Setup of job 8922:
==> flow/design.v (excerpt) <==
module joltage #(parameter int LENGTH = 100) (
    input logic clk, rst, start, data_valid,
    input logic [4*LENGTH-1:0] line_flat,
    output logic [15:0] joltage1_out,
    output logic [63:0] joltage2_out,
    output logic done
    );
Size: about 540 flip-flops, roughly 49000 µm² of cells after synthesis.
make LEC_CHECK=0 CAP_MARGIN=0 CORE_MARGIN=2 CORE_UTILIZATION=72 MAX_ROUTING_LAYER=met4 PLACE_DENSITY=0.63 SLEW_MARGIN=20 finish   # period 23.1 ns
run.sh (not shown) runs the stock make flow with config.mk's settings and CLKGATE_MAP_FILE=.
Job 8922 did not run to completion, as it errored out during global routing.
Input-level comparison between job 7936 and job 8922:
# job 8922
export LEC_CHECK = 0
export CAP_MARGIN = 0
export CORE_MARGIN = 2
export CORE_UTILIZATION = 72
export MAX_ROUTING_LAYER = met4
export PLACE_DENSITY = 0.63
export SLEW_MARGIN = 20
create_clock -name core_clock -period 23.1 [get_ports {clk}]
# job 7936
export LEC_CHECK = 0
export CAP_MARGIN = 20
export CORE_MARGIN = 2
export CORE_UTILIZATION = 40
export SLEW_MARGIN = 20
create_clock -name core_clock -period 25.0 [get_ports {clk}]
Findings:
- Looking at the reports, job 7936 completed the entire flow and the layout it produced met the timing, design-rule and antenna checks.
- The worst slack after detailed placement in job 7936 was higher than what job 8922 gave.
- Area of the core | job 7936 above job 8922
- As far as count of distinct cell types in the synthesized netlist goes, job 7936 and job 8922 are indistinguishable; the numbers are identical.

========
oak:
joltage again, from the RTL that the note above started with.
// joltage
module joltage #(parameter int LENGTH = 100) (
    input logic clk, rst, start, data_valid,
    input logic [4*LENGTH-1:0] line_flat,
    output logic [15:0] joltage1_out,
    output logic [63:0] joltage2_out,
    output logic done
    );
    logic [3:0] line [0:LENGTH-1];
    genvar k;
    generate
        for (k = 0; k < LENGTH; k++) begin : unflatten
            assign line[k] = line_flat[4*k +: 4];
        end
    endgenerate
    parameter IDLE   = 4'b000_0,
              DATA   = 4'b001_0,
              CALC_1 = 4'b010_0,
              CALC_2 = 4'b011_0,
              SUM    = 4'b100_0,
              DONE   = 4'b101_1;
    logic [3:0] state;
    assign done = state[0];
    logic [3:0] buffer [0:LENGTH-1-2];
    logic [3:0] shift_last;
    assign shift_last = buffer[LENGTH-1-2];
    logic [$clog2(LENGTH)-1:0] counter;
    logic [3:0] p1_curr_jolt [0:1];
    logic p1_jolt_en [0:1];
    always_comb begin : p1_comb 
  ...
make LEC_CHECK=0 CAP_MARGIN=20 CORE_MARGIN=2 CORE_UTILIZATION=70 MAX_ROUTING_LAYER=met4 SLEW_MARGIN=20 finish   # period 24.7 ns
Edits applied to the flow inputs when going from oak to pine:
Settings: putting PLACE_DENSITY at 0.63 where nothing was set; swapping 70 for 72 in CORE_UTILIZATION; swapping 24.7 for 23.1 in the clock period (ns, I/O delays scaled along).
==> comparison <==
pine: aborted in global routing (5_1_grt) (tool error). The final layout from oak, which completed every stage, passed the timing, design-rule and antenna checks at the end of the flow. Across both runs, number of rows created at floorplan was lower for pine than for oak. Re number of levels in the clock H-tree: no difference whatsoever between oak and pine. The run showing the greater die area is oak.
What birch does differently from pine at the input level:
Settings: removing MAX_ROUTING_LAYER (formerly met4); changing CORE_UTILIZATION from 72 to 40; removing PLACE_DENSITY (formerly 0.63); changing the clock period (ns, I/O delays scaled along) from 23.1 to 24.1.
Findings:
Against pine, die width in birch rose by more than a quarter.
Comparing pine and birch, starting density of the core is lower on birch.
The number of buffers inserted to repair setup after CTS reported for birch is smaller than that of pine by 10.
Diff pine..birch | netlist area before placement | unchanged
From pine to birch the numbers moved as follows: total instance count after detailed placement +668, standard cell core area +81%.
birch has completed all stages; timing, DRC and antenna checks passed.
Comparing pine and birch, the higher area of the die is on birch.
| die outline height | birch vs pine | 89 µm higher |
Detailed placer's ending HPWL: birch better than pine
--- input diff birch..maple ---
Settings: a change of CORE_UTILIZATION from 40 to 70; an added MAX_ROUTING_LAYER of met4; a change of the clock period (ns, I/O delays scaled along) from 24.1 to 23.1.
Comparing share of final layout cell area taken by non-clock buffers for birch and maple, the bigger number came from maple. What maple reported for cell count after placement has to be multiplied by 1.08 to get the figure for birch. The total wire length reported for maple is greater than that of birch by 36 mm. maple finished every stage; the final checks, however, were not passed, the failures being negative setup slack. Summary of maple over birch: fill cell total of the finished layout went down by 72%, final cell count down 534, post-place instance area has remained practically unchanged. A capturing element of the worst setup path of joltage2_out[56] is what maple shows, while joltage2_out[46] belongs to birch. Re minimum clock period: birch was lower than maple. maple reports a higher fraction of met2 tracks used by global routing than birch does.

========
Starting RTL as in the previous note.
Design joltage, start of the top module:
module joltage #(parameter int LENGTH = 100) (
    input logic clk, rst, start, data_valid,
    input logic [4*LENGTH-1:0] line_flat,
    output logic [15:0] joltage1_out,
    output logic [63:0] joltage2_out,
    output logic done
    );
Settings: LEC_CHECK=0, CAP_MARGIN=25, CORE_MARGIN=2, CORE_UTILIZATION=58, CTS_CLUSTER_SIZE=58, MIN_ROUTING_LAYER=met1, PLACE_DENSITY=0.51, SETUP_SLACK_MARGIN=3.72, SLEW_MARGIN=20, TNS_END_PERCENT=25; clock period 13.9 ns.
The baseline ran to the end with violations: negative setup slack.
Edit:
Settings changed: CAP_MARGIN 25 to 5, CORE_UTILIZATION 58 to 72, CTS_CLUSTER_SIZE 58 to default, MAX_ROUTING_LAYER from default to met4, MIN_ROUTING_LAYER met1 to default, PLACE_DENSITY 0.51 to 0.63, SETUP_SLACK_MARGIN 3.72 to default, TNS_END_PERCENT 25 to default.
Clock period 13.9 ns to 23.1 ns, I/O delays scaled along.
Effect:
- The changed run stopped in global routing on ODB-0269
- die area falls by 19%
- synthesized area stays the same
- synthesized cell count is unchanged

========
joltage again, from the RTL that the note above started with.
clock: 13.9 ns
lec_check: 0
cap_margin: 5
core_margin: 2
core_utilization: 70
cts_cluster_size: 58
min_routing_layer: met1
place_density: 0.65
setup_slack_margin: 3.72
slew_margin: 20
tns_end_percent: 25
The first run aborted during clock tree synthesis (4_1_cts).
Then changed:
--- a/flow/config.mk
+++ b/flow/config.mk
@@ -7,9 +7,8 @@
 export LEC_CHECK = 0
-export CAP_MARGIN = 5
+export CAP_MARGIN = 25
 export CORE_MARGIN = 2
-export CORE_UTILIZATION = 70
-export CTS_CLUSTER_SIZE = 58
+export CORE_UTILIZATION = 36
 export MIN_ROUTING_LAYER = met1
-export PLACE_DENSITY = 0.65
-export SETUP_SLACK_MARGIN = 3.72
+export PLACE_DENSITY_LB_ADDON = 0.13
+export SETUP_SLACK_MARGIN = 1.26
 export SLEW_MARGIN = 20
The changed run finished but failed the layout checks on setup timing.
Die area goes up by well over a third.
Synthesized area does not change.
Synthesized cell count does not change.
Then changed:
--- a/flow/config.mk
+++ b/flow/config.mk
@@ -7,5 +7,7 @@
 export LEC_CHECK = 0
+export ABC_AREA = 1
 export CAP_MARGIN = 25
 export CORE_MARGIN = 2
-export CORE_UTILIZATION = 36
+export CORE_UTILIZATION = 20
+export GPL_TIMING_DRIVEN = 0
 export MIN_ROUTING_LAYER = met1
- The changed run completed and failed the layout checks on setup timing
- area after synthesis goes up by about 8%
- hold slack is better by 6.7 ps
- first-iteration DRC count goes up by 4.5%
